$ cat run.sh
#!/bin/bash
# the make line also repeats each setting of config.mk as NAME=value (left out here)
make -C /OpenROAD-flow-scripts/flow DESIGN_CONFIG=/design/flow/config.mk WORK_HOME=/design/flow/orfs CLKGATE_MAP_FILE= finish
$ cat config.mk
export PLATFORM = sky130hd
export DESIGN_NAME = alu_top
export DESIGN_NICKNAME = alu_top
export VERILOG_FILES = /design/flow/design.v
export SDC_FILE = /design/flow/constraint.sdc
export NUM_CORES = 4
export LEC_CHECK = 0
export CAP_MARGIN = 20
export CELL_PAD_IN_SITES_GLOBAL_PLACEMENT = 2
export CORE_MARGIN = 2
export CORE_UTILIZATION = 40
export CTS_CLUSTER_SIZE = 79
export GPL_ROUTABILITY_DRIVEN = 0
export GPL_TIMING_DRIVEN = 1
export PLACE_DENSITY = 0.86
export SLEW_MARGIN = 20
$ cat constraint.sdc
create_clock -name core_clock -period 6.0 [get_ports {clk}]
set_input_delay 1.2000 -clock core_clock [delete_from_list [all_inputs] [get_ports {clk}]]
set_output_delay 1.2000 -clock core_clock [all_outputs]
set_load 0.01 [all_outputs]
$ cat design.v
`timescale 1ns / 1ps
module alu_top(
    input             clk,
    input      [31:0] a_in,
    input      [31:0] b_in,
    input      [3:0]  aluc_in,
    output reg [31:0] r_out,
    output reg        zero_out,
    output reg        overflow_out
    );
    reg  [31:0] a_q, b_q;
    reg  [3:0]  aluc_q;
    wire [31:0] r;
    wire        zero, overflow;
    alu u_alu(.a(a_q), .b(b_q), .overflow(overflow), .zero(zero), .r(r), .aluc(aluc_q));
    always @(posedge clk) begin
        a_q          <= a_in;
        b_q          <= b_in;
        aluc_q       <= aluc_in;
        r_out        <= r;
        zero_out     <= zero;
        overflow_out <= overflow;
    end
endmodule

`timescale 1ns / 1ps
module alu(
    input [31:0]a,
    input [31:0]b,
    output overflow,
    output zero,
    output [31:0]r,
    input [3:0] aluc   
    );
    parameter Add    =    3'b000;     
    parameter Addu    =    3'b010;     
    parameter Sub    =     3'b001;     
    parameter Subu    =    3'b011;     
    parameter And    =    3'b100;     
    parameter Or    =    3'b101;     
    parameter Xor    =    3'b110;     
	 parameter Lui1    =    3'b111;     
	 wire signed [31:0] sa=a,sb=b;
	 reg [32:0]result;
always@(*)begin
        case(aluc)
            Addu: begin
                result=a+b;
            end
            Subu: begin
                result=a-b;
            end
            Add: begin
                result=sa+sb;
            end
            Sub: begin
                result=sa-sb;
            end
            And: begin
                result=a&b;
            end
            Or: begin
                result=a|b;
            end
            Xor: begin
                result=a^b;
            end
            Lui1: begin
				result = {b[15:0], 16'b0};
				end
            default:
                result=a+b;
        endcase
    end
    assign r=result[31:0];
    assign zero=(r==32'b0)?1:0;
    assign overflow=result[32];
endmodule
==> impl_metrics.yaml, run 1 <==
# physical design summary
sta:
  worst_slew_pin_slew_ns: 0.794
  worst_slack_ns: 0.231
  period_needed_ns: 5.77
  grt_setup_unrepaired: "no"
  slew_violations: 0
  setup_violations: 0
  fmax_mhz: 173
  worst_slew_margin_rel_pct: 47.1
  hold_violations: 0
  period_used_pct: 96.2
  setup_tns_ns: 0
  clock_skew_ns: 0.0153
power:
  combPwrFrac_pct: 42.0
  power_switching_uw: 971
  clockPowerShare_pct: 25.7
  clk-power_uw: 643
  p_sw_share_pct: 38.8
  internal-power_uw: 1530
  p_comb_uw: 1050
  seqPwrFrac_pct: 32.3
  maxPowerGroup: "combinational cells"
  vdd_ir_drop_max_uv: 129
  powerSeq_uw: 809
  power_density_mw_per_mm2: 226
  power.total_uw: 2500
  p_leak_uw: 0.00487
floorplanning:
  fp-utilization_pct: 40.6
  ios: 103
  dieArea_sq_mm: 0.0241
  placementRows: 55
  dieWidth_microns: 155
  core-area_sq_mm: 0.0226
  die_h_microns: 155
synth:
  synth_area_per_cell_sq_um: 8.20
  synth.distinct_cells: 84
  syn_inst: 1117
  area_leaders: "dfxtp_1, ha_1, xnor2_1, nand2_1, nor2_1"
  fp_nets: 1316
  largest_area_cell: "dfxtp_1"
  yosysChipArea_sq_mm: 0.00916
  ys.flops: 102
  most_common_cell: "ha_1"
  yosysWarnings: 2
  fa_ha_area_share_pct: 17.9
  common_cells: "ha_1, dfxtp_1, nand2_1"
  synth-compound-area-share_pct: 21.4
  synth-simple-area-share_pct: 17.5
  top_logic_kind: "AND-OR/OR-AND gates"
  muxShareOfSynthArea_pct: 4.95
  syn-cell-area_sq_mm: 0.00916
  postSynth.asyncResetShare_pct: 0
  synthFlopType: "dfxtp_1"
  synth_seq_share_pct: 22.3
  xor_area_share_pct: 9.95
  synth-edff-count: 0
  yosysTopAreaCellShare_pct: 22.3
  yosys-stat-cells: 1117
route:
  final_antenna_net_count: 0
  drt_pass1_iterations: 5
  vias: 8796
  post_drt_wl_per_cell_microns: 21.4
  wl_microns: 32500
  diodes: 0
  routed_via_density: 5.81
  remaining_drc_errors: 0
  drt_iter0_markers: 638
hold_path:
  hold_end: "r_out[3]"
  hp-class: "reg -> reg"
  hold_start: "aluc_q[3]"
  hold_depth: 3
setup_path:
  critPathMaxFanout: 5
  startpoint: "b_q[1]"
  endpoint: "zero_out"
  cp_top_family: "simple AND/OR/NAND/NOR gates"
  crit_path_end_kind: "flop"
  rrSetupSlack_ns: 0.23
  rr_worst_depth: 21
  slowest_delay_ns: 0.57
  crit_arrival_ns: 6.07
  critPathKind: "reg -> reg"
  path_depth: 21
  cp.required_ns: 6.30
  crit_top_cell: "or4_1"
  reg2reg_to: "zero_out"
  r2r-start: "b_q[1]"
  cp-start-kind: "flop"
  cp_slowest_cell: "or4_1"
  path_cells: "nor3_4 > nand3_2 > nor3_2 > nand2_1 > nor3_1 > buf_4 > nand4_1 > nor3_4 > nand4_1 > nor4_2 > nor2_1 > xnor2_1 > ha_1 > nor3b_1 > nor4_1 > nand4b_1 > or4_4 > or4_1 > or4_1 > or4_1 > nor2_1"
  crit_buf_inv: 1
global_route:
  use_met1_pct: 36.7
  use_met2_pct: 40.3
  use_met3_pct: 5.46
  grt_max_degree: 47
  grt_busiest_layer: "met2"
  grt_pass1_wl_microns: 47800
  antenna_found_initial: 0
  grtUsageTotal_pct: 26.4
  grt_overflow_total: 0
  first_global_vias: 8153
status:
  outcome: "no timing/DRC/antenna violations"
clocking:
  cts_made_buffers: 9
  cts_buffer_depth: 2
  path_clk_slew_ns: 0.09
  clockRootBuffer: "clkbuf_16"
  cts_sinks: 102
  clock_latency_ns: 0.38
  cts_tree: "done"
  htreeDepth: 3
  cts_hold_buffers: 0
cells_and_area:
  seqCellArea_sq_mm: 0.00204
  area_delta_synth_final_pct: 20.8
  logic_area_sq_mm: 0.00667
  nFillCells: 2206
  final_nets: 1423
  fin_area_sq_mm: 0.0111
placement:
  port_buffers: 102
  dp.final_hpwl_microns: 26000
  pre_cts_ws_ns: 0.0218
  post_dp_cell_area_sq_mm: 0.0106
run:
  max-cap-violations: 0
  warning_count: 59
final cells by class:
cell class / instances / area share (%)
clock buffers: 9 / 2.04
clock inverters: 7 / 0.825
inverters: 90 / 3.05
multi-input cells: 877 / 60.3
flip-flops and latches: 102 / 18.5
well taps: 285 / 3.22
repair buffers: 144 / 12.1
what timing repair did:
| item | 4_1_cts | 5_1_grt |
|---|---|---|
| setup buffers | 0 | 4 |
| pin swaps | 0 | 5 |
| setup endpoints to repair | 1 | 1 |
| cloned | 0 | 0 |
| gates resized | 1 | 22 |
per-stage QoR:
stage,util (%),cells,hold WS (ns)
finish,49.0,1514,0.781
global route,49.0,1514,0.799
CTS,48.4,1510,0.783
detailed placement,47.0,1494,0.764
global placement,47.0,1494,0.795
floorplan,-,1117,0.666
metal layers:
layer  wire length [microns]  up-vias
met4                     909        0
li1                        -     4221
met1                   15200     4171
met2                   14100      352
met3                    2300       52
met5                       0        -
==> run 2: changes to the inputs <==
Settings changed: CELL_PAD_IN_SITES_GLOBAL_PLACEMENT 2 to default, CORE_UTILIZATION 40 to 72, CTS_CLUSTER_DIAMETER from default to 105, CTS_CLUSTER_SIZE 79 to default, GPL_ROUTABILITY_DRIVEN 0 to default, GPL_TIMING_DRIVEN 1 to default, PLACE_DENSITY 0.86 to default.
Clock period 6.0 ns to 4.02 ns, I/O delays scaled along.
==> run 2 against run 1 <==
Compared with the run above:
- the run now fails in 3_5_place_dp
- synthesized area is the same
- synthesized cell count stayed put
- die size decreased by 43%
==> impl_metrics.yaml, run 2 <==
# yosys + openroad results
status:
  outcome: "stopped before the end"
  lastStage: "3_5_place_dp"
  error_line: "[ERROR DPL-0038] Utilization greater than 100%, impossible to legalize"
synth:
  synthFlopType: "dfxtp_1"
  xor_area_share_pct: 9.95
  synth-simple-area-share_pct: 17.5
  syn-cell-area_sq_mm: 0.00916
  synth_area_per_cell_sq_um: 8.20
  synth-edff-count: 0
  fa_ha_area_share_pct: 17.9
  yosysTopAreaCellShare_pct: 22.3
  synth.distinct_cells: 84
  yosysChipArea_sq_mm: 0.00916
  postSynth.asyncResetShare_pct: 0
  syn_inst: 1117
  common_cells: "ha_1, dfxtp_1, nand2_1"
  top_logic_kind: "AND-OR/OR-AND gates"
  most_common_cell: "ha_1"
  yosysWarnings: 2
  muxShareOfSynthArea_pct: 4.95
  synth-compound-area-share_pct: 21.4
  largest_area_cell: "dfxtp_1"
  ys.flops: 102
  fp_nets: 1316
  synth_seq_share_pct: 22.3
  yosys-stat-cells: 1117
  area_leaders: "dfxtp_1, ha_1, xnor2_1, nand2_1, nor2_1"
placement:
  port_buffers: 102
  globalplace.congestion: 1.08
floorplanning:
  dieArea_sq_mm: 0.0136
  die_h_microns: 117
  core-area_sq_mm: 0.0125
  ios: 103
  dieWidth_microns: 117
  fp-utilization_pct: 73.2
  placementRows: 41
[run 2: metrics by stage]
stage | hold WS, ns | setup WS, ns | total power (uW) | TNS, ns
3_3_place_gp | 0.800 | -1.22 | 3090 | -4.56
2_1_floorplan | 0.655 | -1.03 | 2210 | -1.38
==> run 3: changes to the inputs <==
Settings changed: ABC_AREA from default to 1, CORE_UTILIZATION 72 to 64, CTS_CLUSTER_DIAMETER 105 to default, CTS_CLUSTER_SIZE from default to 100, PLACE_DENSITY from default to 0.36, SETUP_SLACK_MARGIN from default to 0.67, TNS_END_PERCENT from default to 10.
Clock period 4.02 ns to 4.51 ns, I/O delays scaled along.
==> run 3 against run 2 <==
Compared with the run above:
- now clean on timing, DRC and antenna
- synthesized cell count rose by 55%
- die size rose by 26%
- synthesized area rose by 12%
==> impl_metrics.yaml, run 3 <==
# physical design summary
status:
  outcome: "no timing/DRC/antenna violations"
power:
  p_leak_uw: 0.00667
  power_density_mw_per_mm2: 261
  internal-power_uw: 1940
  powerSeq_uw: 1090
  p_sw_share_pct: 41.7
  power_switching_uw: 1390
  combPwrFrac_pct: 43.8
  maxPowerGroup: "combinational cells"
  clk-power_uw: 780
  seqPwrFrac_pct: 32.8
  p_comb_uw: 1460
  clockPowerShare_pct: 23.4
  vdd_ir_drop_max_uv: 212
synth:
  yosysTopAreaCellShare_pct: 19.8
  muxShareOfSynthArea_pct: 0
  yosysWarnings: 2
  fp_nets: 1927
  most_common_cell: "nand2_1"
  ys.flops: 102
  synth-compound-area-share_pct: 11.2
  synth_area_per_cell_sq_um: 5.96
  synth-simple-area-share_pct: 38.3
  synth.distinct_cells: 37
  syn-cell-area_sq_mm: 0.0103
  common_cells: "nand2_1, inv_1, nor2_1"
  synth-edff-count: 0
  synth_seq_share_pct: 19.8
  syn_inst: 1728
  largest_area_cell: "dfxtp_1"
  yosysChipArea_sq_mm: 0.0103
  fa_ha_area_share_pct: 15.9
  area_leaders: "dfxtp_1, nand2_1, ha_1, inv_1, nand3_1"
  xor_area_share_pct: 2.64
  postSynth.asyncResetShare_pct: 0
  top_logic_kind: "simple AND/OR/NAND/NOR gates"
  synthFlopType: "dfxtp_1"
  yosys-stat-cells: 1728
placement:
  port_buffers: 102
  globalplace.congestion: 1.21
  dp.final_hpwl_microns: 31100
  post_dp_cell_area_sq_mm: 0.0116
sta:
  fmax_mhz: 248
  grt_setup_unrepaired: "yes"
  worst_slew_margin_rel_pct: 45.0
  clock_skew_ns: 0.00586
  period_used_pct: 89.5
  slew_violations: 0
  setup_tns_ns: 0
  worst_slew_pin_slew_ns: 0.825
  hold_violations: 0
  holdWs_ns: 0.697
  period_needed_ns: 4.04
  setup_violations: 0
hold_path:
  hold_start: "b_q[1]"
  hold_end: "r_out[17]"
  hold_depth: 2
  hp-class: "reg -> reg"
setup_path:
  critPathKind: "reg -> reg"
  rrSetupSlack_ns: 0.47
  reg2reg_to: "zero_out"
  path_depth: 26
  critPathMaxFanout: 5
  slowest_delay_ns: 0.48
  startpoint: "b_q[5]"
  cp.required_ns: 4.82
  cp-start-kind: "flop"
  crit_top_cell: "nand2_1"
  cp_top_family: "simple AND/OR/NAND/NOR gates"
  r2r-start: "b_q[5]"
  cp_slowest_cell: "ha_1"
  crit_buf_inv: 2
  crit_path_end_kind: "flop"
  endpoint: "zero_out"
  crit_arrival_ns: 4.34
  rr_worst_depth: 26
run:
  warning_count: 62
  max-cap-violations: 0
clocking:
  clockRootBuffer: "clkbuf_16"
  cts_hold_buffers: 0
  htreeDepth: 3
  clock_latency_ns: 0.36
  cts_made_buffers: 9
  cts_tree: "done"
  cts_buffer_depth: 2
  cts_sinks: 102
  path_clk_slew_ns: 0.08
route:
  remaining_drc_errors: 0
  vias: 12600
  post_drt_wl_per_cell_microns: 19.5
  drt_iter0_markers: 2230
  wl_microns: 40900
  routed_via_density: 6.03
  drt_pass1_iterations: 10
  final_antenna_net_count: 0
cells_and_area:
  area_delta_synth_final_pct: 23.9
  fin_area_sq_mm: 0.0128
  final_nets: 2072
global_route:
  first_global_vias: 11500
  grt_overflow_total: 0
  antenna_found_initial: 2
  grt_pass1_wl_microns: 59700
  grt_max_degree: 42
  grtUsageTotal_pct: 46.3
floorplanning:
  fp-utilization_pct: 65.1
  die_h_microns: 131
  ios: 103
  placementRows: 46
  dieWidth_microns: 131
  dieArea_sq_mm: 0.0171
  core-area_sq_mm: 0.0158
## run 3: stage by stage
step                std cells  utilization [%]  total power (uW)  setup WS (ns)
floorplan                1728                -              1860           1.28
global placement         2039             73.5              2320          0.380
detailed placement       2039             73.5              2350          0.299
CTS                      2073             77.1              3140          0.671
global route             2094             80.6              3480          0.427
finish                   2095             80.6              3330          0.474
## run 3: metal layers
metal	vias up	routed length, microns	GRT usage [%]
met1	5565	14800	58.9
li1	5799	-	-
met3	258	6850	18.5
met4	4	2730	24.0
met2	1008	16400	67.2
met5	-	147	3.82
## run 3: final cells by class
class,count,area [sq um]
diodes,1,2.50
well taps,216,270
flip-flops and latches,102,2050
fillers,1149,3070
inverters,299,1130
clock inverters,7,56.3
multi-input cells,1298,7540
repair buffers,163,1480
clock buffers,9,225
## run 3: timing repair
action                                  4_1_cts  5_1_grt
buffers inserted                             18       21
endpoints found under the hold margin         0        0
cloned                                        0        0
pin swaps                                    27       58
endpoints found under the setup margin        5       12
gates resized                                44      119
==> run 4: changes to the inputs <==
Settings changed: ABC_AREA 1 to default, CORE_MARGIN 2 to 8, CORE_UTILIZATION 64 to 40, CTS_CLUSTER_SIZE 100 to 99, PLACE_DENSITY 0.36 to default, SETUP_SLACK_MARGIN 0.67 to default, TNS_END_PERCENT 10 to 5.
Clock period 4.51 ns to 6.0 ns, I/O delays scaled along.
==> run 4 against run 3 <==
Compared with the run above:
- non-clock buffer count down 21
- sequential power down 25%
- synthesized area down 11%
- critical path type unchanged
- global-route usage down 24 points
==> impl_metrics.yaml, run 4 <==
# physical design summary
setup_path:
  critPathMaxFanout: 5
  crit_path_end_kind: "flop"
  cp_top_family: "simple AND/OR/NAND/NOR gates"
  endpoint: "zero_out"
  slowest_delay_ns: 0.55
  critPathKind: "reg -> reg"
  rr_worst_depth: 20
  crit_buf_inv: 2
  cp.required_ns: 6.29
  crit_arrival_ns: 6.11
  r2r-start: "b_q[10]"
  startpoint: "b_q[10]"
  path_depth: 20
  cp_slowest_cell: "or4_1"
  path_cells: "or3_4 > or3_4 > or3_4 > nor4_2 > buf_4 > nand4_1 > nor4_2 > buf_4 > nand2_1 > nand2_1 > xnor2_1 > ha_1 > nor3b_1 > nor4_2 > nand4b_1 > or4_4 > or4_1 > or4_1 > or4_1 > nor2_1"
  reg2reg_to: "zero_out"
  cp-start-kind: "flop"
  rrSetupSlack_ns: 0.18
global_route:
  grt_pass1_wl_microns: 49100
  grtUsageTotal_pct: 22.5
  grt_max_degree: 59
  first_global_vias: 8479
  grt_overflow_total: 0
  antenna_found_initial: 0
power:
  p_sw_share_pct: 36.9
  power.total_uw: 2480
  p_leak_uw: 0.00484
  combPwrFrac_pct: 42.0
  p_comb_uw: 1040
  power_density_mw_per_mm2: 225
  internal-power_uw: 1560
  clk-power_uw: 624
  vdd_ir_drop_max_uv: 140
  power_switching_uw: 915
  clockPowerShare_pct: 25.2
  maxPowerGroup: "combinational cells"
  seqPwrFrac_pct: 32.8
  powerSeq_uw: 813
clocking:
  path_clk_slew_ns: 0.07
  cts_buffer_depth: 2
  cts_hold_buffers: 0
  cts_made_buffers: 9
  cts_tree: "done"
  htreeDepth: 3
  clockRootBuffer: "clkbuf_16"
  cts_sinks: 102
  clock_latency_ns: 0.36
floorplanning:
  dieArea_sq_mm: 0.0280
  die_h_microns: 167
  core-area_sq_mm: 0.0226
  dieWidth_microns: 167
  ios: 103
  placementRows: 55
  fp-utilization_pct: 40.6
sta:
  worst_slew_pin_slew_ns: 0.825
  hold_violations: 0
  slew_violations: 0
  setup_violations: 0
  worst_slew_margin_rel_pct: 44.9
  clock_skew_ns: 0.00914
  period_needed_ns: 5.82
  fmax_mhz: 172
  period_used_pct: 97.0
synth:
  most_common_cell: "ha_1"
  fa_ha_area_share_pct: 17.9
  synth-compound-area-share_pct: 21.4
  synth_area_per_cell_sq_um: 8.20
  largest_area_cell: "dfxtp_1"
  syn_inst: 1117
  ys.flops: 102
  synthFlopType: "dfxtp_1"
  muxShareOfSynthArea_pct: 4.95
  synth-simple-area-share_pct: 17.5
  yosysChipArea_sq_mm: 0.00916
  yosysTopAreaCellShare_pct: 22.3
  yosysWarnings: 2
  top_logic_kind: "AND-OR/OR-AND gates"
  synth.distinct_cells: 84
  yosys-stat-cells: 1117
  area_leaders: "dfxtp_1, ha_1, xnor2_1, nand2_1, nor2_1"
  synth_seq_share_pct: 22.3
  fp_nets: 1316
  xor_area_share_pct: 9.95
  common_cells: "ha_1, dfxtp_1, nand2_1"
  postSynth.asyncResetShare_pct: 0
  synth-edff-count: 0
  syn-cell-area_sq_mm: 0.00916
route:
  drt_iter0_markers: 797
  diodes: 0
  remaining_drc_errors: 0
  dr_wl_met3_microns: 2270
  final_antenna_net_count: 0
  routed_via_density: 5.73
  highest_layer: "met4"
  met1_length_microns: 15100
  drt_pass1_iterations: 5
  post_drt_wl_per_cell_microns: 21.4
  wl_met2_microns: 14300
  wl_microns: 32300
  vias: 8659
placement:
  dp.final_hpwl_microns: 26400
  port_buffers: 102
  globalplace.congestion: 0.937
  post_dp_cell_area_sq_mm: 0.0106
cells_and_area:
  nFillCells: 2230
  logic_area_sq_mm: 0.00664
  seqCellArea_sq_mm: 0.00204
  area_delta_synth_final_pct: 20.1
  fin_area_sq_mm: 0.0110
  final_nets: 1421
hold_path:
  hold_depth: 2
  hold_start: "aluc_q[0]"
  hp-class: "reg -> reg"
  hold_end: "r_out[4]"
run:
  warning_count: 59
  max-cap-violations: 0
status:
  outcome: "no timing/DRC/antenna violations"
[run 4: stage by stage]
step	std cells	TNS (ns)	utilization, %	setup slack, ns	hold slack [ns]
5_1_grt	1511	-0.0137	48.7	-0.0137	0.804
6_report	1511	0	48.7	0.182	0.771
4_1_cts	1510	0	48.4	0.0223	0.775
2_1_floorplan	1117	0	-	0.0416	0.666
3_3_place_gp	1495	0	47.0	0.277	0.763
3_5_place_dp	1495	0	47.0	0.0707	0.764
[run 4: what timing repair did]
action,CTS,global route
endpoints found under the setup margin,0,1
setup buffers,0,1
gates resized,0,17
[run 4: per-layer routing]
layer	up-vias	track usage, %
met5	-	0
met4	0	6.41
met3	37	3.69
met2	333	34.9
met1	4068	31.5
li1	4221	-
[run 4: layout make-up]
cell class | instances | share of cell area, %
clock buffer | 11 | 2.21
clock inverter | 4 | 0.512
inverter | 90 | 3.07
multi-input combinational | 877 | 60.4
sequential | 102 | 18.6
tap | 285 | 3.24
timing repair buffer | 142 | 12.0
==> run 5: changes to the inputs <==
Settings changed: CORE_MARGIN 8 to 2, CORE_UTILIZATION 40 to 34, CTS_CLUSTER_SIZE 99 to default, TNS_END_PERCENT 5 to default.
Clock period 6.0 ns to 6.85 ns, I/O delays scaled along.
==> run 5 against run 4 <==
Compared with the run above:
- synthesized cell count is the same
- sequential share of layout area increased by 0.38 points
- via count grew 0.22%
- total power down 14%
- flip-flop count is the same
- utilization is 8.4 points lower
- setup slack improved by 0.40 ns
- critical path type unchanged
- critical endpoint unchanged
- largest power group unchanged
==> impl_metrics.yaml, run 5 <==
# physical design summary
status:
  outcome: "no timing/DRC/antenna violations"
power:
  p_leak_uw: 0.00470
  clockPowerShare_pct: 24.5
  seqPwrFrac_pct: 33.9
  p_sw_share_pct: 38.3
  maxPowerGroup: "combinational cells"
  vdd_ir_drop_max_uv: 118
  power_density_mw_per_mm2: 197
  power.total_uw: 2130
  power_switching_uw: 813
  p_comb_uw: 885
  internal-power_uw: 1310
  combPwrFrac_pct: 41.6
  powerSeq_uw: 721
  clk-power_uw: 520
sta:
  worst_slew_margin_rel_pct: 41.6
  fmax_mhz: 159
  clock_skew_ns: 0.00867
  setup_tns_ns: 0
  grt_setup_unrepaired: "no"
  holdWs_ns: 0.854
  slew_violations: 0
  period_used_pct: 91.6
  setup_violations: 0
  worst_slew_pin_slew_ns: 0.873
  period_needed_ns: 6.27
  hold_violations: 0
route:
  final_antenna_net_count: 0
  diodes: 0
  post_drt_wl_per_cell_microns: 20.6
  routed_via_density: 5.63
  wl_microns: 31700
  remaining_drc_errors: 0
  drt_pass1_iterations: 5
  vias: 8678
  drt_iter0_markers: 671
floorplanning:
  fp-utilization_pct: 34.3
  dieWidth_microns: 168
  placementRows: 60
  ios: 103
  die_h_microns: 168
  dieArea_sq_mm: 0.0283
  core-area_sq_mm: 0.0267
synth:
  muxShareOfSynthArea_pct: 4.95
  synth-compound-area-share_pct: 21.4
  yosysTopAreaCellShare_pct: 22.3
  fp_nets: 1316
  ys.flops: 102
  postSynth.asyncResetShare_pct: 0
  synth.distinct_cells: 84
  fa_ha_area_share_pct: 17.9
  synth-simple-area-share_pct: 17.5
  yosys-stat-cells: 1117
  common_cells: "ha_1, dfxtp_1, nand2_1"
  xor_area_share_pct: 9.95
  synth_area_per_cell_sq_um: 8.20
  yosysChipArea_sq_mm: 0.00916
  yosysWarnings: 2
  synth_seq_share_pct: 22.3
  syn_inst: 1117
  area_leaders: "dfxtp_1, ha_1, xnor2_1, nand2_1, nor2_1"
  syn-cell-area_sq_mm: 0.00916
  top_logic_kind: "AND-OR/OR-AND gates"
  largest_area_cell: "dfxtp_1"
  most_common_cell: "ha_1"
  synth-edff-count: 0
  synthFlopType: "dfxtp_1"
clocking:
  path_clk_slew_ns: 0.08
  post_cts_buffers: 0
  cts_hold_buffers: 0
  clockRootBuffer: "clkbuf_16"
  clock_latency_ns: 0.36
  cts_tree: "done"
  cts_buffer_depth: 2
  htreeDepth: 3
  cts-resized-gates: 0
  cts_made_buffers: 9
  cts_sinks: 102
cells_and_area:
  area_delta_synth_final_pct: 17.7
  final_nets: 1394
  fin_cells: 1541
hold_path:
  hold_start: "aluc_q[1]"
  hp-class: "reg -> reg"
  hold_depth: 3
  hold_end: "r_out[4]"
placement:
  dp.final_hpwl_microns: 25500
  dp.cells: 1525
  globalplace.congestion: 1.01
  port_buffers: 102
setup_path:
  critPathKind: "reg -> reg"
  slowest_delay_ns: 0.57
  crit_arrival_ns: 6.57
  cp-start-kind: "flop"
  crit_buf_inv: 0
  r2r-start: "b_q[9]"
  crit_path_end_kind: "flop"
  path_cells: "or3_1 > or3_1 > or3_1 > nor4_1 > nand4_1 > nor4_1 > nand2_1 > nand2_1 > xnor2_1 > ha_1 > nor3b_1 > nor4_1 > nand4b_1 > or4_1 > or4_1 > or4_1 > or4_1 > nor2_1"
  rr_worst_depth: 18
  cp.required_ns: 7.14
  cp_top_family: "simple AND/OR/NAND/NOR gates"
  cp_slowest_cell: "nor4_1"
  rrSetupSlack_ns: 0.58
  path_depth: 18
  reg2reg_to: "zero_out"
  critPathMaxFanout: 7
  crit_top_cell: "or4_1"
  endpoint: "zero_out"
  startpoint: "b_q[9]"
global_route:
  grt_pass1_wl_microns: 48000
  grt_max_degree: 51
  first_global_vias: 8182
  grt_overflow_total: 0
  antenna_found_initial: 0
  grtUsageTotal_pct: 22.1
run:
  max-cap-violations: 0
  warning_count: 59
==> run 5: layout make-up <==
| type | instances | area, sq um |
|---|---|---|
| clock buffers | 9 | 225 |
| clock inverters | 7 | 61.3 |
| fillers | 2728 | 15900 |
| inverters | 90 | 338 |
| multi-input cells | 877 | 6560 |
| flip-flops and latches | 102 | 2040 |
| well taps | 341 | 427 |
| repair buffers | 115 | 1120 |
==> run 5: routing by layer <==
metal,GRT usage (%),wire (microns),vias to the layer above
met5,0,0,-
met4,6.75,828,0
met3,3.17,2370,43
met2,33.8,13700,368
met1,32.0,14800,4115
li1,-,-,4152
==> run 5: through the flow <==
step	util [%]	worst slack [ns]	cell area [sq um]
2_1_floorplan	-	0.761	9160
3_3_place_gp	39.3	0.940	10500
3_5_place_dp	39.3	0.802	10500
4_1_cts	40.3	0.771	10800
5_1_grt	40.3	0.189	10800
6_report	40.3	0.578	10800
==> run 6: changes to the inputs <==
Settings changed: CAP_MARGIN 20 to 25, CELL_PAD_IN_SITES_GLOBAL_PLACEMENT from default to 2, CORE_MARGIN 2 to 4, CORE_UTILIZATION 34 to 39, CTS_CLUSTER_DIAMETER from default to 169, CTS_CLUSTER_SIZE from default to 48, GPL_ROUTABILITY_DRIVEN from default to 0, MIN_ROUTING_LAYER from default to met1, SETUP_SLACK_MARGIN from default to 0.97, SLEW_MARGIN 20 to 25, TNS_END_PERCENT from default to 100.
Clock period 6.85 ns to 6.68 ns, I/O delays scaled along.
==> run 6 against run 5 <==
Compared with the run above:
- maximum frequency is 13% higher
- sequential power is 3% higher
- synthesized area stayed put
- critical endpoint unchanged
- flip-flop count stayed put
- synthesized cell count stayed put
- first-iteration DRC count is 7.5% lower
- critical path type unchanged
- still clean
- total power is 7.3% higher
- count of clock-buffer cells in the layout stayed put
==> impl_metrics.yaml, run 6 <==
# physical design summary
synth:
  ys.flops: 102
  common_cells: "ha_1, dfxtp_1, nand2_1"
  fp_nets: 1316
  most_common_cell: "ha_1"
  syn-cell-area_sq_mm: 0.00916
  synth_seq_share_pct: 22.3
  synth_area_per_cell_sq_um: 8.20
  yosysTopAreaCellShare_pct: 22.3
  postSynth.asyncResetShare_pct: 0
  area_leaders: "dfxtp_1, ha_1, xnor2_1, nand2_1, nor2_1"
  synthFlopType: "dfxtp_1"
  synth-simple-area-share_pct: 17.5
  xor_area_share_pct: 9.95
  top_logic_kind: "AND-OR/OR-AND gates"
  synth-edff-count: 0
  yosysChipArea_sq_mm: 0.00916
  synth-compound-area-share_pct: 21.4
  synth.distinct_cells: 84
  muxShareOfSynthArea_pct: 4.95
  fa_ha_area_share_pct: 17.9
  syn_inst: 1117
  yosysWarnings: 2
  largest_area_cell: "dfxtp_1"
  yosys-stat-cells: 1117
setup_path:
  startpoint: "b_q[13]"
  cp.required_ns: 6.99
  path_depth: 19
  critPathKind: "reg -> reg"
  reg2reg_to: "zero_out"
  cp_slowest_cell: "or4_4"
  cp-start-kind: "flop"
  path_cells: "or3_1 > nand2b_1 > or3_4 > nor4_4 > nand4_1 > nor4_2 > buf_4 > nand2_1 > nand2_1 > xnor2_1 > ha_2 > nor3b_1 > nor4_1 > nand4b_1 > or4_4 > or4_4 > or4_4 > or4_4 > nor2_2"
  crit_path_end_kind: "flop"
  rr_worst_depth: 19
  endpoint: "zero_out"
  cp_top_family: "simple AND/OR/NAND/NOR gates"
  r2r-start: "b_q[13]"
  crit_buf_inv: 1
  crit_top_cell: "or4_4"
  rrSetupSlack_ns: 1.15
  crit_arrival_ns: 5.84
  slowest_delay_ns: 0.57
  critPathMaxFanout: 7
sta:
  worst_slack_ns: 1.15
  worst_slew_pin_slew_ns: 1.08
  setup_tns_ns: 0
  setup_violations: 0
  grt_setup_unrepaired: "no"
  fmax_mhz: 181
  clock_skew_ns: 0.0184
  worst_slew_margin_rel_pct: 27.9
  hold_violations: 0
  period_needed_ns: 5.53
  period_used_pct: 82.8
  slew_violations: 0
route:
  drt_iter0_markers: 621
  final_antenna_net_count: 0
  remaining_drc_errors: 0
  post_drt_wl_per_cell_microns: 22.4
  vias: 8770
  diodes: 0
  routed_via_density: 5.68
  drt_pass1_iterations: 8
  wl_microns: 34600
global_route:
  first_global_vias: 8562
  antenna_found_initial: 0
  grt_max_degree: 36
  grt_pass1_wl_microns: 52400
  grtUsageTotal_pct: 26.4
  grt_overflow_total: 0
floorplanning:
  dieWidth_microns: 161
  ios: 103
  core-area_sq_mm: 0.0228
  fp-utilization_pct: 40.1
  dieArea_sq_mm: 0.0260
  die_h_microns: 161
  placementRows: 55
power:
  clockPowerShare_pct: 25.5
  maxPowerGroup: "combinational cells"
  p_comb_uw: 960
  p_leak_uw: 0.00494
  powerSeq_uw: 740
  power_switching_uw: 893
  power_density_mw_per_mm2: 202
  combPwrFrac_pct: 42.1
  p_sw_share_pct: 39.1
  internal-power_uw: 1390
  seqPwrFrac_pct: 32.4
  vdd_ir_drop_max_uv: 156
  clk-power_uw: 581
clocking:
  htreeDepth: 3
  clockRootBuffer: "clkbuf_16"
  cts_buffer_depth: 2
  path_clk_slew_ns: 0.09
  cts_tree: "done"
  cts_made_buffers: 9
  cts_hold_buffers: 0
  cts_sinks: 102
  clock_latency_ns: 0.37
run:
  max-cap-violations: 0
  warning_count: 61
cells_and_area:
  logic_area_sq_mm: 0.00680
  final_core_util_pct: 49.4
  fin_area_sq_mm: 0.0113
  nFillCells: 2300
  final_nets: 1425
  area_delta_synth_final_pct: 23.3
  seqCellArea_sq_mm: 0.00207
placement:
  post_dp_cell_area_sq_mm: 0.0105
  dp.final_hpwl_microns: 27900
  port_buffers: 102
  pre_cts_ws_ns: 0.293
hold_path:
  hold_end: "r_out[1]"
  hold_start: "aluc_q[3]"
  hp-class: "reg -> reg"
  hold_depth: 2
status:
  outcome: "no timing/DRC/antenna violations"
## run 6: through the flow
step           total power [uW]  hold WS (ns)  std cells
2_1_floorplan              1310         0.666       1117
3_3_place_gp               1680         0.648       1509
3_5_place_dp               1670         0.635       1509
4_1_cts                    2270         0.635       1532
5_1_grt                    2410         0.813       1544
6_report                   2280         0.729       1544
## run 6: final cells by class
cell class | count | share of cell area [%]
Timing Repair Buffer | 146 | 12.1
Clock inverter | 7 | 0.831
Multi-Input combinational cell | 877 | 60.2
Sequential cell | 102 | 18.3
Inverter | 90 | 2.99
Tap cell | 313 | 3.47
Clock buffer | 9 | 1.99
## run 6: per-layer routing
| layer | track usage, % | wire (microns) | vias to the layer above | share of wire (%) |
|---|---|---|---|---|
| li1 | - | - | 4236 | - |
| met1 | 36.8 | 16000 | 4183 | 46 |
| met2 | 42.8 | 15800 | 314 | 46 |
| met3 | 4.29 | 2130 | 37 | 6.2 |
| met4 | 6.36 | 665 | 0 | 1.9 |
| met5 | 0 | 0 | - | 0 |
## run 6: repair_timing
action	4_1_cts	5_1_grt
buffers inserted	7	12
gates resized	31	42
pin swaps	14	36
endpoints found under the setup margin	1	1
==> run 7: changes to the inputs <==
Settings changed: CAP_MARGIN 25 to 20, CELL_PAD_IN_SITES_GLOBAL_PLACEMENT 2 to default, CORE_ASPECT_RATIO from default to 0.5, CORE_MARGIN 4 to 2, CORE_UTILIZATION 39 to 66, CTS_CLUSTER_DIAMETER 169 to default, CTS_CLUSTER_SIZE 48 to default, GPL_ROUTABILITY_DRIVEN 0 to default, MIN_ROUTING_LAYER met1 to default, SETUP_SLACK_MARGIN 0.97 to default, SLEW_MARGIN 25 to 20, TNS_END_PERCENT 100 to default.
Clock period 6.68 ns to 6.0 ns, I/O delays scaled along.
==> run 7 against run 6 <==
Compared with the run above:
- utilization increased by 30 points
- largest power group unchanged
- highest routed layer is now met5
- combinational power increased by 7%
- sequential power increased by 11%
==> impl_metrics.yaml, run 7 <==
# physical design summary
setup_path:
  path_depth: 19
  cp-start-kind: "flop"
  cp_top_family: "simple AND/OR/NAND/NOR gates"
  startpoint: "b_q[1]"
  path_cells: "inv_1 > ha_1 > nand4_1 > or3_1 > or3_1 > nor3_1 > nor2_1 > xnor2_1 > ha_1 > nand2_1 > o21ai_0 > o21ai_0 > a32o_1 > or3_1 > nand4bb_1 > or4_1 > or4_1 > or4_1 > nor2_1"
  rrSetupSlack_ns: 0.32
  endpoint: "zero_out"
  slowest_delay_ns: 0.48
  rr_worst_depth: 19
  reg2reg_to: "zero_out"
  r2r-start: "b_q[1]"
  crit_buf_inv: 1
  critPathMaxFanout: 5
  crit_arrival_ns: 5.99
  cp.required_ns: 6.30
  crit_path_end_kind: "flop"
  cp_slowest_cell: "o21ai_0"
  critPathKind: "reg -> reg"
route:
  diodes: 0
  wl_microns: 30600
  vias: 9237
  drt_iter0_markers: 1266
  post_drt_wl_per_cell_microns: 21.8
  remaining_drc_errors: 0
  routed_via_density: 6.57
  drt_pass1_iterations: 6
  final_antenna_net_count: 0
synth:
  xor_area_share_pct: 9.95
  yosysWarnings: 2
  synth-edff-count: 0
  syn_inst: 1117
  ys.flops: 102
  syn-cell-area_sq_mm: 0.00916
  yosys-stat-cells: 1117
  synth-simple-area-share_pct: 17.5
  synth_area_per_cell_sq_um: 8.20
  muxShareOfSynthArea_pct: 4.95
  synth_seq_share_pct: 22.3
  most_common_cell: "ha_1"
  area_leaders: "dfxtp_1, ha_1, xnor2_1, nand2_1, nor2_1"
  yosysChipArea_sq_mm: 0.00916
  synth.distinct_cells: 84
  fp_nets: 1316
  common_cells: "ha_1, dfxtp_1, nand2_1"
  postSynth.asyncResetShare_pct: 0
  top_logic_kind: "AND-OR/OR-AND gates"
  synth-compound-area-share_pct: 21.4
  synthFlopType: "dfxtp_1"
  yosysTopAreaCellShare_pct: 22.3
  fa_ha_area_share_pct: 17.9
  largest_area_cell: "dfxtp_1"
global_route:
  grtUsageTotal_pct: 41.3
  grt_max_degree: 46
  grt_pass1_wl_microns: 46600
  first_global_vias: 8802
  grt_overflow_total: 0
  antenna_found_initial: 1
status:
  outcome: "no timing/DRC/antenna violations"
run:
  warning_count: 62
  max-cap-violations: 0
clocking:
  cts_made_buffers: 9
  cts_sinks: 102
  cts_tree: "done"
  clock_latency_ns: 0.37
  cts-resized-gates: 0
  clockRootBuffer: "clkbuf_16"
  cts_hold_buffers: 0
  post_cts_buffers: 0
  path_clk_slew_ns: 0.08
  cts_buffer_depth: 2
  htreeDepth: 3
hold_path:
  hold_start: "a_q[31]"
  hold_end: "overflow_out"
  hp-class: "reg -> reg"
  hold_depth: 3
sta:
  worst_slew_pin_slew_ns: 1.16
  fmax_mhz: 176
  clock_skew_ns: 0.00975
  slew_violations: 0
  worst_slack_ns: 0.318
  period_used_pct: 94.7
  worst_slew_margin_rel_pct: 22.8
  grt_setup_unrepaired: "no"
  setup_violations: 0
  hold_violations: 0
  period_needed_ns: 5.68
  setup_tns_ns: 0
floorplanning:
  dieWidth_microns: 171
  placementRows: 30
  die_h_microns: 87.3
  dieArea_sq_mm: 0.0149
  fp-utilization_pct: 67.6
  core-area_sq_mm: 0.0136
  ios: 103
power:
  combPwrFrac_pct: 41.8
  seqPwrFrac_pct: 33.2
  vdd_ir_drop_max_uv: 162
  p_comb_uw: 1030
  powerSeq_uw: 818
  clockPowerShare_pct: 25.0
  p_sw_share_pct: 37.3
  internal-power_uw: 1540
  maxPowerGroup: "combinational cells"
  p_leak_uw: 0.00477
  power_switching_uw: 919
  clk-power_uw: 616
  power_density_mw_per_mm2: 229
placement:
  post_dp_cell_area_sq_mm: 0.0104
  globalplace.congestion: 1.02
  dp.final_hpwl_microns: 23600
  pre_cts_ws_ns: 0.186
  port_buffers: 102
cells_and_area:
  final_core_util_pct: 79.3
  final_nets: 1408
  fin_area_sq_mm: 0.0107
  area_delta_synth_final_pct: 17.3
-- run 7: per-layer routing --
layer	vias up	global-route usage (%)	wire length [microns]
li1	4202	-	-
met1	4268	52.5	12100
met2	626	64.2	13100
met3	139	12.5	3920
met4	2	20.2	1430
met5	-	0	23
-- run 7: area by class of cell --
type                            instances  area [sq um]
Multi-Input combinational cell        877          6600
Fill cell                             959          2800
Sequential cell                       102          2040
Timing Repair Buffer                  129          1220
Inverter                               90           338
Tap cell                              192           240
Clock buffer                            9           225
Clock inverter                          7          72.6
-- run 7: per-stage QoR --
step                power (uW)  instances  hold slack (ns)
global placement          1790       1390            0.771
finish                    2460       1406            0.809
floorplan                 1450       1117            0.666
global route              2570       1406            0.867
CTS                       2430       1406            0.800
detailed placement        1820       1390            0.779
==> run 8: changes to the inputs <==
Settings changed: CORE_ASPECT_RATIO 0.5 to default, CORE_UTILIZATION 66 to 70.
Clock period 6.0 ns to 4.7 ns, I/O delays scaled along.
==> run 8 against run 7 <==
Compared with the run above:
- the flow now stops in 4_1_cts
- synthesized area unchanged
- synthesized cell count did not move
- die size shrank 5.9%
==> impl_metrics.yaml, run 8 <==
# yosys + openroad results
synth:
  synth_seq_share_pct: 22.3
  yosysChipArea_sq_mm: 0.00916
  most_common_cell: "ha_1"
  synth-edff-count: 0
  synth-simple-area-share_pct: 17.5
  yosys-stat-cells: 1117
  syn_inst: 1117
  area_leaders: "dfxtp_1, ha_1, xnor2_1, nand2_1, nor2_1"
  fp_nets: 1316
  synth.distinct_cells: 84
  top_logic_kind: "AND-OR/OR-AND gates"
  largest_area_cell: "dfxtp_1"
  xor_area_share_pct: 9.95
  fa_ha_area_share_pct: 17.9
  yosysWarnings: 2
  muxShareOfSynthArea_pct: 4.95
  synth_area_per_cell_sq_um: 8.20
  synth-compound-area-share_pct: 21.4
  yosysTopAreaCellShare_pct: 22.3
  ys.flops: 102
  common_cells: "ha_1, dfxtp_1, nand2_1"
  syn-cell-area_sq_mm: 0.00916
  synthFlopType: "dfxtp_1"
  postSynth.asyncResetShare_pct: 0
floorplanning:
  core-area_sq_mm: 0.0127
  fp-utilization_pct: 72.0
  placementRows: 41
  ios: 103
  dieWidth_microns: 118
  dieArea_sq_mm: 0.0140
  die_h_microns: 118
placement:
  dp.final_hpwl_microns: 31100
  pre_cts_ws_ns: -1.08
  port_buffers: 102
  post_dp_cell_area_sq_mm: 0.0121
  globalplace.congestion: 1.13
status:
  outcome: "stopped before the end"
  error_line: "[ERROR DPL-0038] Utilization greater than 100%, impossible to legalize"
  lastStage: "4_1_cts"
run 8: metrics by stage:
step,instances,setup TNS [ns]
detailed placement,1590,-2.62
global placement,1590,-0.404
floorplan,1117,-0.346
==> run 9: changes to the inputs <==
Settings changed: CORE_UTILIZATION 70 to 40, SETUP_SLACK_MARGIN from default to -0.06.
Clock period 4.7 ns to 5.73 ns, I/O delays scaled along.
==> run 9 against run 8 <==
Compared with the run above:
- now clean on timing, DRC and antenna
- synthesized cell count stayed put
- die size grew 72%
- synthesized area stayed put
==> impl_metrics.yaml, run 9 <==
# physical design summary
status:
  outcome: "no timing/DRC/antenna violations"
power:
  clockPowerShare_pct: 24.9
  maxPowerGroup: "combinational cells"
  power_switching_uw: 941
  p_comb_uw: 1090
  p_leak_uw: 0.00493
  power_density_mw_per_mm2: 231
  p_sw_share_pct: 36.4
  powerSeq_uw: 851
  internal-power_uw: 1650
  seqPwrFrac_pct: 32.9
  clk-power_uw: 643
  combPwrFrac_pct: 42.2
  vdd_ir_drop_max_uv: 121
clocking:
  cts_buffer_depth: 2
  clockRootBuffer: "clkbuf_16"
  cts_sinks: 102
  cts_tree: "done"
  htreeDepth: 3
  cts_hold_buffers: 0
  clock_latency_ns: 0.36
  path_clk_slew_ns: 0.07
  cts_made_buffers: 9
run:
  max-cap-violations: 0
  warning_count: 59
sta:
  worst_slack_ns: 0.110
  period_used_pct: 98.1
  setup_violations: 0
  clock_skew_ns: 0.00812
  worst_slew_pin_slew_ns: 0.787
  holdWs_ns: 0.820
  slew_violations: 0
  worst_slew_margin_rel_pct: 47.6
  period_needed_ns: 5.62
  hold_violations: 0
  fmax_mhz: 178
setup_path:
  crit_arrival_ns: 5.91
  critPathMaxFanout: 4
  cp-start-kind: "flop"
  startpoint: "b_q[15]"
  crit_path_end_kind: "flop"
  cp_top_family: "simple AND/OR/NAND/NOR gates"
  path_cells: "or3_1 > nand2b_1 > nor3_2 > buf_4 > nand4_1 > nor3_2 > nand4_1 > nor4_2 > nor2_1 > xnor2_1 > ha_1 > nor3b_1 > nor4_2 > nand4b_1 > or4_1 > or4_4 > or4_4 > or4_1 > nor2_1"
  reg2reg_to: "zero_out"
  critPathKind: "reg -> reg"
  cp.required_ns: 6.02
  endpoint: "zero_out"
  rr_worst_depth: 19
  r2r-start: "b_q[15]"
  slowest_delay_ns: 0.53
  rrSetupSlack_ns: 0.11
  crit_buf_inv: 1
  path_depth: 19
  cp_slowest_cell: "or4_1"
synth:
  yosys-stat-cells: 1117
  most_common_cell: "ha_1"
  largest_area_cell: "dfxtp_1"
  syn-cell-area_sq_mm: 0.00916
  area_leaders: "dfxtp_1, ha_1, xnor2_1, nand2_1, nor2_1"
  synth.distinct_cells: 84
  common_cells: "ha_1, dfxtp_1, nand2_1"
  xor_area_share_pct: 9.95
  muxShareOfSynthArea_pct: 4.95
  yosysChipArea_sq_mm: 0.00916
  postSynth.asyncResetShare_pct: 0
  synth-compound-area-share_pct: 21.4
  ys.flops: 102
  syn_inst: 1117
  yosysWarnings: 2
  synth_seq_share_pct: 22.3
  yosysTopAreaCellShare_pct: 22.3
  synth-edff-count: 0
  synthFlopType: "dfxtp_1"
  fa_ha_area_share_pct: 17.9
  top_logic_kind: "AND-OR/OR-AND gates"
  synth_area_per_cell_sq_um: 8.20
  synth-simple-area-share_pct: 17.5
  fp_nets: 1316
cells_and_area:
  fin_cells: 1526
  area_delta_synth_final_pct: 22.2
  final_core_util_pct: 49.6
  fin_area_sq_mm: 0.0112
  final_nets: 1436
placement:
  pre_cts_ws_ns: -0.111
  dp.cells: 1504
  dp.final_hpwl_microns: 25100
  post_dp_cell_area_sq_mm: 0.0107
  port_buffers: 102
  globalplace.congestion: 0.961
floorplanning:
  core-area_sq_mm: 0.0226
  die_h_microns: 155
  dieArea_sq_mm: 0.0241
  fp-utilization_pct: 40.6
  placementRows: 55
  ios: 103
  dieWidth_microns: 155
route:
  wl_microns: 31600
  drt_iter0_markers: 733
  diodes: 0
  final_antenna_net_count: 0
  routed_via_density: 5.81
  drt_pass1_iterations: 6
  post_drt_wl_per_cell_microns: 20.7
  vias: 8869
  remaining_drc_errors: 0
global_route:
  grt_max_degree: 59
  first_global_vias: 8289
  grt_overflow_total: 0
  antenna_found_initial: 0
  grtUsageTotal_pct: 25.7
  grt_pass1_wl_microns: 47000
hold_path:
  hp-class: "reg -> reg"
  hold_end: "overflow_out"
  hold_depth: 3
  hold_start: "a_q[31]"
run 9: area by class of cell:
class / count / area (sq um)
Clock buffer: 11 / 243
Clock inverter: 4 / 55.1
Fill cell: 2232 / 11400
Inverter: 90 / 338
Multi-Input combinational cell: 877 / 6720
Sequential cell: 102 / 2050
Tap cell: 285 / 357
Timing Repair Buffer: 157 / 1430
run 9: routing by layer:
metal / vias up / wire length, microns / GRT usage, %
li1: 4244 / - / -
met1: 4177 / 14600 / 36.8
met2: 402 / 13800 / 39.9
met3: 46 / 2390 / 3.18
met4: 0 / 751 / 8.96
met5: - / 0 / 0
run 9: metrics by stage:
step	power (uW)	setup TNS (ns)
final	2590	0
after global routing	2730	-0.0707
after CTS	2580	-0.0227
after detailed placement	1930	-0.111
after global placement	1920	0
after floorplan	1520	-0.0250
run 9: what timing repair did:
action                                 4_1_cts  5_1_grt
pin swaps                                    0       20
setup buffers                                0        7
endpoints found under the hold margin        0        0
setup endpoints to repair                    1        1
resized                                      1       35
==> run 10: changes to the inputs <==
Settings changed: ABC_AREA from default to 1, CAP_MARGIN 20 to 0, CORE_UTILIZATION 40 to 72, CTS_CLUSTER_DIAMETER from default to 105, CTS_CLUSTER_SIZE from default to 72, GPL_ROUTABILITY_DRIVEN from default to 0, SETUP_SLACK_MARGIN -0.06 to default, SLEW_MARGIN 20 to 40.
Clock period 5.73 ns to 3.5 ns, I/O delays scaled along.
==> run 10 against run 9 <==
Compared with the run above:
- the flow now stops in 5_1_grt
- synthesized cell count increased by 55%
- die size decreased by 37%
- synthesized area increased by 12%
==> impl_metrics.yaml, run 10 <==
# yosys + openroad results
clocking:
  cts_sinks: 102
  cts_made_buffers: 9
  cts_hold_buffers: 0
  clockRootBuffer: "clkbuf_16"
  htreeDepth: 3
  cts_buffer_depth: 2
synth:
  synthFlopType: "dfxtp_1"
  postSynth.asyncResetShare_pct: 0
  synth-compound-area-share_pct: 11.2
  synth-simple-area-share_pct: 38.3
  yosys-stat-cells: 1728
  synth_seq_share_pct: 19.8
  top_logic_kind: "simple AND/OR/NAND/NOR gates"
  fp_nets: 1927
  syn_inst: 1728
  synth_area_per_cell_sq_um: 5.96
  ys.flops: 102
  largest_area_cell: "dfxtp_1"
  synth.distinct_cells: 37
  most_common_cell: "nand2_1"
  yosysTopAreaCellShare_pct: 19.8
  xor_area_share_pct: 2.64
  syn-cell-area_sq_mm: 0.0103
  fa_ha_area_share_pct: 15.9
  muxShareOfSynthArea_pct: 0
  yosysChipArea_sq_mm: 0.0103
  area_leaders: "dfxtp_1, nand2_1, ha_1, inv_1, nand3_1"
  yosysWarnings: 2
  common_cells: "nand2_1, inv_1, nor2_1"
  synth-edff-count: 0
status:
  lastStage: "5_1_grt"
  error_line: "[ERROR GRT-0116] Global routing finished with congestion. Check the congestion regions in the DRC Viewer."
  outcome: "stopped before the end"
placement:
  dp.cells: 2113
  dp.final_hpwl_microns: 33100
  post_dp_cell_area_sq_mm: 0.0124
  port_buffers: 102
  pre_cts_ws_ns: -0.447
floorplanning:
  core-area_sq_mm: 0.0139
  placementRows: 43
  die_h_microns: 124
  dieWidth_microns: 124
  ios: 103
  dieArea_sq_mm: 0.0153
  fp-utilization_pct: 73.9
global_route:
  grt_overflow_total: 440
  grtUsageTotal_pct: 87.3
run 10: metrics by stage:
| step | power [uW] | utilization (%) |
|---|---|---|
| after global placement | 3120 | 89.3 |
| after floorplan | 2400 | - |
| after CTS | 4400 | 96.6 |
| after detailed placement | 3210 | 89.3 |
run 10: per-layer routing:
layer	overflow	track usage (%)
met1	3	82.7
met2	315	107
met3	5	71.4
met4	117	92.8
met5	0	41.0
run 10: timing repair:
item	CTS
buffers inserted	34
pin swaps	51
endpoints found under the setup margin	20
resized	143
==> run 11: changes to the inputs <==
Settings changed: CAP_MARGIN 0 to 20, CORE_UTILIZATION 72 to 53, CTS_CLUSTER_DIAMETER 105 to default, CTS_CLUSTER_SIZE 72 to 100, GPL_ROUTABILITY_DRIVEN 0 to default, SLEW_MARGIN 40 to 20.
Clock period 3.5 ns to 2.84 ns, I/O delays scaled along.
==> run 11 against run 10 <==
Compared with the run above:
- the run again fails in 5_1_grt
- die size up 35%
- synthesized cell count unchanged
- synthesized area unchanged
==> impl_metrics.yaml, run 11 <==
# yosys + openroad results
synth:
  synth_seq_share_pct: 19.8
  syn_inst: 1728
  xor_area_share_pct: 2.64
  synth-compound-area-share_pct: 11.2
  synth-edff-count: 0
  yosysChipArea_sq_mm: 0.0103
  yosysTopAreaCellShare_pct: 19.8
  syn-cell-area_sq_mm: 0.0103
  synth_area_per_cell_sq_um: 5.96
  common_cells: "nand2_1, inv_1, nor2_1"
  most_common_cell: "nand2_1"
  yosysWarnings: 2
  area_leaders: "dfxtp_1, nand2_1, ha_1, inv_1, nand3_1"
  postSynth.asyncResetShare_pct: 0
  yosys-stat-cells: 1728
  synthFlopType: "dfxtp_1"
  ys.flops: 102
  muxShareOfSynthArea_pct: 0
  largest_area_cell: "dfxtp_1"
  synth-simple-area-share_pct: 38.3
  fa_ha_area_share_pct: 15.9
  synth.distinct_cells: 37
  fp_nets: 1927
  top_logic_kind: "simple AND/OR/NAND/NOR gates"
placement:
  port_buffers: 102
  dp.final_hpwl_microns: 36000
  globalplace.congestion: 1.07
  pre_cts_ws_ns: -1.07
clocking:
  clockRootBuffer: "clkbuf_16"
  cts_buffer_depth: 2
  htreeDepth: 3
  cts_sinks: 102
  cts_hold_buffers: 0
  cts_made_buffers: 9
floorplanning:
  dieArea_sq_mm: 0.0206
  die_h_microns: 143
  fp-utilization_pct: 54.5
  core-area_sq_mm: 0.0189
  ios: 103
  dieWidth_microns: 143
  placementRows: 50
status:
  error_line: "[ERROR GRT-0232] Routing congestion too high. Check the congestion heatmap in the GUI."
  outcome: "stopped before the end"
  lastStage: "5_1_grt"
global_route:
  grt_overflow_total: 216
  grtUsageTotal_pct: 85.2
-- run 11: repair_timing --
item,4_1_cts
setup buffers,40
hold endpoints to repair,0
setup endpoints to repair,28
cloned,0
pin swaps,135
resized,300
-- run 11: through the flow --
stage / cells / cell area (sq um)
after floorplan: 1728 / 10400
after global placement: 2393 / 14100
after detailed placement: 2393 / 14100
after CTS: 2449 / 15700
-- run 11: per-layer routing --
layer | GRT overflow | GRT usage [%]
met1 | 9 | 82.2
met2 | 120 | 98.4
met3 | 9 | 75.4
met4 | 78 | 87.9
met5 | 0 | 49.1
==> run 12: changes to the inputs <==
Settings changed: CAP_MARGIN 20 to 35, CELL_PAD_IN_SITES_DETAIL_PLACEMENT from default to 1, CELL_PAD_IN_SITES_GLOBAL_PLACEMENT from default to 1, CORE_ASPECT_RATIO from default to 0.72, CORE_MARGIN 2 to 4, CORE_UTILIZATION 53 to 29, CTS_CLUSTER_SIZE 100 to default, GPL_ROUTABILITY_DRIVEN from default to 0, HOLD_SLACK_MARGIN from default to -0.08, MIN_ROUTING_LAYER from default to met2, PLACE_DENSITY_LB_ADDON from default to 0.17, SETUP_SLACK_MARGIN from default to 1.26, SLEW_MARGIN 20 to 40.
Clock period 2.84 ns to 4.31 ns, I/O delays scaled along.
==> run 12 against run 11 <==
Compared with the run above:
- now clean on timing, DRC and antenna
- synthesized area is the same
- die size grew 88%
- synthesized cell count is the same
==> impl_metrics.yaml, run 12 <==
# physical design summary
power:
  seqPwrFrac_pct: 28.2
  clockPowerShare_pct: 23.2
  maxPowerGroup: "combinational cells"
  power_switching_uw: 1810
  p_sw_share_pct: 43.6
  powerSeq_uw: 1170
  vdd_ir_drop_max_uv: 156
  combPwrFrac_pct: 48.7
  internal-power_uw: 2340
  power_density_mw_per_mm2: 273
  p_leak_uw: 0.00729
  clk-power_uw: 962
  p_comb_uw: 2020
route:
  vias: 17400
  post_drt_wl_per_cell_microns: 22.9
  routed_via_density: 7.21
  remaining_drc_errors: 0
  final_antenna_net_count: 0
  wl_microns: 55300
  diodes: 0
  drt_pass1_iterations: 17
  drt_iter0_markers: 3747
sta:
  worst_slew_margin_rel_pct: 32.0
  slew_violations: 0
  clock_skew_ns: 0.0132
  fmax_mhz: 248
  grt_setup_unrepaired: "yes"
  hold_violations: 0
  setup_tns_ns: 0
  period_needed_ns: 4.03
  setup_violations: 0
  period_used_pct: 93.5
  worst_slew_pin_slew_ns: 1.02
  worst_slack_ns: 0.279
clocking:
  cts_buffer_depth: 2
  path_clk_slew_ns: 0.08
  cts_hold_buffers: 0
  cts_tree: "done"
  cts_made_buffers: 9
  clockRootBuffer: "clkbuf_16"
  htreeDepth: 3
  cts_sinks: 102
  clock_latency_ns: 0.40
global_route:
  grtUsageTotal_pct: 41.6
  grt_overflow_total: 0
  grt_max_degree: 41
  grt_pass1_wl_microns: 79700
  first_global_vias: 19300
  antenna_found_initial: 0
floorplanning:
  die_h_microns: 168
  dieWidth_microns: 230
  placementRows: 58
  fp-utilization_pct: 29.4
  dieArea_sq_mm: 0.0386
  core-area_sq_mm: 0.0350
  ios: 103
status:
  outcome: "no timing/DRC/antenna violations"
synth:
  muxShareOfSynthArea_pct: 0
  most_common_cell: "nand2_1"
  syn-cell-area_sq_mm: 0.0103
  fp_nets: 1927
  synthFlopType: "dfxtp_1"
  yosys-stat-cells: 1728
  postSynth.asyncResetShare_pct: 0
  fa_ha_area_share_pct: 15.9
  synth.distinct_cells: 37
  yosysChipArea_sq_mm: 0.0103
  syn_inst: 1728
  synth-compound-area-share_pct: 11.2
  common_cells: "nand2_1, inv_1, nor2_1"
  synth_area_per_cell_sq_um: 5.96
  synth-simple-area-share_pct: 38.3
  synth_seq_share_pct: 19.8
  yosysWarnings: 2
  yosysTopAreaCellShare_pct: 19.8
  top_logic_kind: "simple AND/OR/NAND/NOR gates"
  area_leaders: "dfxtp_1, nand2_1, ha_1, inv_1, nand3_1"
  ys.flops: 102
  xor_area_share_pct: 2.64
  largest_area_cell: "dfxtp_1"
  synth-edff-count: 0
cells_and_area:
  fin_area_sq_mm: 0.0152
  area_delta_synth_final_pct: 47.7
  final_core_util_pct: 43.5
  nFillCells: 4463
  final_nets: 2131
placement:
  port_buffers: 102
  post_dp_cell_area_sq_mm: 0.0121
  pre_cts_ws_ns: 0.161
  dp.final_hpwl_microns: 40200
setup_path:
  path_cells: "inv_1 > nand3_1 > nor2_1 > nand3_1 > xor2_1 > nand2_1 > o21ai_1 > ha_1 > nand2_2 > inv_1 > nand2_1 > nand2_1 > a21oi_2 > nor2_2 > nor2_2 > nand2_1 > nand2_1 > nand3_2 > nand2_2 > nor2_2 > buf_4 > buf_4 > inv_1"
  rr_worst_depth: 23
  crit_path_end_kind: "flop"
  crit_buf_inv: 5
  startpoint: "b_q[12]"
  cp-start-kind: "flop"
  path_depth: 23
  critPathMaxFanout: 4
  rrSetupSlack_ns: 0.28
  r2r-start: "b_q[12]"
  cp_top_family: "simple AND/OR/NAND/NOR gates"
  crit_top_cell: "nand2_1"
  slowest_delay_ns: 0.62
  reg2reg_to: "r_out[30]"
  cp.required_ns: 4.66
  crit_arrival_ns: 4.38
  cp_slowest_cell: "dfxtp_1"
  critPathKind: "reg -> reg"
  endpoint: "r_out[30]"
hold_path:
  hold_end: "r_out[17]"
  hold_start: "b_q[1]"
  hold_depth: 2
  hp-class: "reg -> reg"
run:
  warning_count: 62
  max-cap-violations: 0
run 12: per-layer routing:
layer	routed length, microns	GRT usage [%]	share of wire (%)
met5	1790	40.1	3.2
met4	6090	9.33	11
met3	23300	58.7	42
met2	24000	44.6	44
met1	0	-	0
run 12: area by class of cell:
| class | instances | area (sq um) | share of cell area (%) |
|---|---|---|---|
| repair buffers | 222 | 1990 | 13.1 |
| multi-input cells | 1298 | 9100 | 59.9 |
| well taps | 480 | 601 | 3.95 |
| clock inverters | 6 | 92.6 | 0.609 |
| inverters | 299 | 1130 | 7.44 |
| clock buffers | 10 | 229 | 1.51 |
| flip-flops and latches | 102 | 2060 | 13.5 |
run 12: metrics by stage:
stage | hold WS [ns] | std cells | power (uW)
CTS | 0.676 | 2388 | 3800
floorplan | 0.557 | 1728 | 1950
global placement | 0.672 | 2312 | 2560
finish | 0.690 | 2417 | 4160
global route | 0.685 | 2417 | 4340
detailed placement | 0.675 | 2312 | 2580
run 12: timing repair:
| action | in CTS | in global routing |
|---|---|---|
| pin swaps | 136 | 96 |
| setup buffers | 60 | 29 |
| resized | 343 | 212 |
| setup endpoints to repair | 28 | 30 |
==> run 13: changes to the inputs <==
Settings changed: CAP_MARGIN 35 to 20, CELL_PAD_IN_SITES_DETAIL_PLACEMENT 1 to default, CELL_PAD_IN_SITES_GLOBAL_PLACEMENT 1 to default, CORE_ASPECT_RATIO 0.72 to default, CORE_MARGIN 4 to 2, CORE_UTILIZATION 29 to 40, CTS_CLUSTER_DIAMETER from default to 104, GPL_ROUTABILITY_DRIVEN 0 to 1, GPL_TIMING_DRIVEN from default to 0, HOLD_SLACK_MARGIN -0.08 to default, MIN_ROUTING_LAYER met2 to default, PLACE_DENSITY_LB_ADDON 0.17 to 0.14, SETUP_SLACK_MARGIN 1.26 to default, SLEW_MARGIN 40 to 35.
Clock period 4.31 ns to 6.54 ns, I/O delays scaled along.
==> run 13 against run 12 <==
Compared with the run above:
- utilization grew 4.2 points
- hold slack better by 0.022 ns
- via count down 36%
- critical endpoint is now zero_out
- final area is 21% lower
- global-route usage is 12 points lower
- count of clock-buffer cells in the layout unchanged
- flip-flop count unchanged
- die size fell by 30%
- total power is 47% lower
- sequential share of layout area is 3.4 points higher
- first-iteration DRC count shrank 73%
- largest power group unchanged
==> impl_metrics.yaml, run 13 <==
# physical design summary
power:
  p_comb_uw: 879
  power_density_mw_per_mm2: 183
  clockPowerShare_pct: 26.0
  maxPowerGroup: "combinational cells"
  seqPwrFrac_pct: 34.2
  combPwrFrac_pct: 39.9
  powerSeq_uw: 754
  power_switching_uw: 872
  p_sw_share_pct: 39.5
  p_leak_uw: 0.00635
  internal-power_uw: 1330
  clk-power_uw: 572
  vdd_ir_drop_max_uv: 94.2
setup_path:
  cp_top_family: "simple AND/OR/NAND/NOR gates"
  cp-start-kind: "flop"
  cp_slowest_cell: "nor2_1"
  endpoint: "zero_out"
  critPathMaxFanout: 10
  crit_path_end_kind: "flop"
  crit_top_cell: "nand3_1"
  reg2reg_to: "zero_out"
  cp.required_ns: 6.85
  r2r-start: "aluc_q[3]"
  critPathKind: "reg -> reg"
  rrSetupSlack_ns: 1.96
  slowest_delay_ns: 0.49
  crit_arrival_ns: 4.89
  startpoint: "aluc_q[3]"
  path_cells: "inv_1 > nand3_2 > nor2_1 > inv_1 > clkbuf_1 > buf_2 > nand2_1 > o21ai_0 > ha_1 > nand3_1 > nand3_1 > nand3_1 > nand3_1 > o21ai_0 > and3_1 > nand3b_1 > nor2_1 > nand2_1 > nor2_1"
  path_depth: 19
  rr_worst_depth: 19
  crit_buf_inv: 4
clocking:
  cts_sinks: 102
  clock_latency_ns: 0.37
  path_clk_slew_ns: 0.08
  cts_tree: "done"
  cts_made_buffers: 9
  cts_hold_buffers: 0
  clockRootBuffer: "clkbuf_16"
  htreeDepth: 3
  cts_buffer_depth: 2
  cts-resized-gates: 0
  post_cts_buffers: 0
synth:
  synth_seq_share_pct: 19.8
  common_cells: "nand2_1, inv_1, nor2_1"
  synth_area_per_cell_sq_um: 5.96
  postSynth.asyncResetShare_pct: 0
  syn-cell-area_sq_mm: 0.0103
  most_common_cell: "nand2_1"
  ys.flops: 102
  yosysChipArea_sq_mm: 0.0103
  yosysWarnings: 2
  synthFlopType: "dfxtp_1"
  largest_area_cell: "dfxtp_1"
  synth-compound-area-share_pct: 11.2
  yosysTopAreaCellShare_pct: 19.8
  yosys-stat-cells: 1728
  area_leaders: "dfxtp_1, nand2_1, ha_1, inv_1, nand3_1"
  synth.distinct_cells: 37
  fa_ha_area_share_pct: 15.9
  fp_nets: 1927
  synth-simple-area-share_pct: 38.3
  xor_area_share_pct: 2.64
  synth-edff-count: 0
  top_logic_kind: "simple AND/OR/NAND/NOR gates"
  muxShareOfSynthArea_pct: 0
  syn_inst: 1728
floorplanning:
  dieWidth_microns: 164
  fp-utilization_pct: 40.8
  dieArea_sq_mm: 0.0270
  placementRows: 58
  ios: 103
  core-area_sq_mm: 0.0253
  die_h_microns: 164
sta:
  period_used_pct: 70.1
  clock_skew_ns: 0.00810
  setup_tns_ns: 0
  period_needed_ns: 4.58
  setup_violations: 0
  worst_slew_pin_slew_ns: 0.652
  grt_setup_unrepaired: "no"
  slew_violations: 0
  hold_violations: 0
  fmax_mhz: 218
  worst_slew_margin_rel_pct: 56.3
  worst_slack_ns: 1.96
hold_path:
  hold_end: "r_out[0]"
  hold_start: "aluc_q[2]"
  hold_depth: 5
  hp-class: "reg -> reg"
global_route:
  grt_overflow_total: 0
  grt_pass1_wl_microns: 59700
  antenna_found_initial: 0
  grt_max_degree: 18
  first_global_vias: 10400
  grtUsageTotal_pct: 29.8
route:
  remaining_drc_errors: 0
  routed_via_density: 5.13
  vias: 11200
  post_drt_wl_per_cell_microns: 18.1
  drt_pass1_iterations: 5
  drt_iter0_markers: 994
  final_antenna_net_count: 0
  diodes: 0
  wl_microns: 39500
placement:
  pre_cts_ws_ns: 2.01
  dp.final_hpwl_microns: 33700
  post_dp_cell_area_sq_mm: 0.0117
  globalplace.congestion: 0.974
  port_buffers: 102
run:
  max-cap-violations: 0
  warning_count: 59
cells_and_area:
  fin_area_sq_mm: 0.0120
  area_delta_synth_final_pct: 16.9
  final_nets: 2040
  final_core_util_pct: 47.7
status:
  outcome: "no timing/DRC/antenna violations"
[run 13: layout make-up]
type                       count  area (sq um)
fill                        2743         13200
multi-input combinational   1298          7020
sequential                   102          2040
inverter                     299          1120
timing repair buffer         102          1020
tap                          330           413
clock buffer                  10           239
buffer                        29           118
clock inverter                 6          68.8
[run 13: layer usage]
layer  track usage (%)  vias to the layer above  routed length [microns]  part of all wire, %
met5                 0                        -                        0                    0
met4              8.02                        0                      900                  2.3
met3              5.05                       51                     3100                  7.8
met2              45.7                      397                    16600                   42
met1              43.0                     4964                    18900                   48
li1                  -                     5743                        -                    -
[run 13: metrics by stage]
| stage | instances | total power (uW) | hold slack [ns] |
|---|---|---|---|
| after floorplan | 1728 | 1280 | 0.591 |
| after global placement | 2160 | 1620 | 0.703 |
| after detailed placement | 2160 | 1630 | 0.696 |
| after CTS | 2176 | 2210 | 0.717 |
| after global routing | 2176 | 2350 | 0.797 |
| final | 2176 | 2200 | 0.712 |
Power and IR drop assume default switching activity.
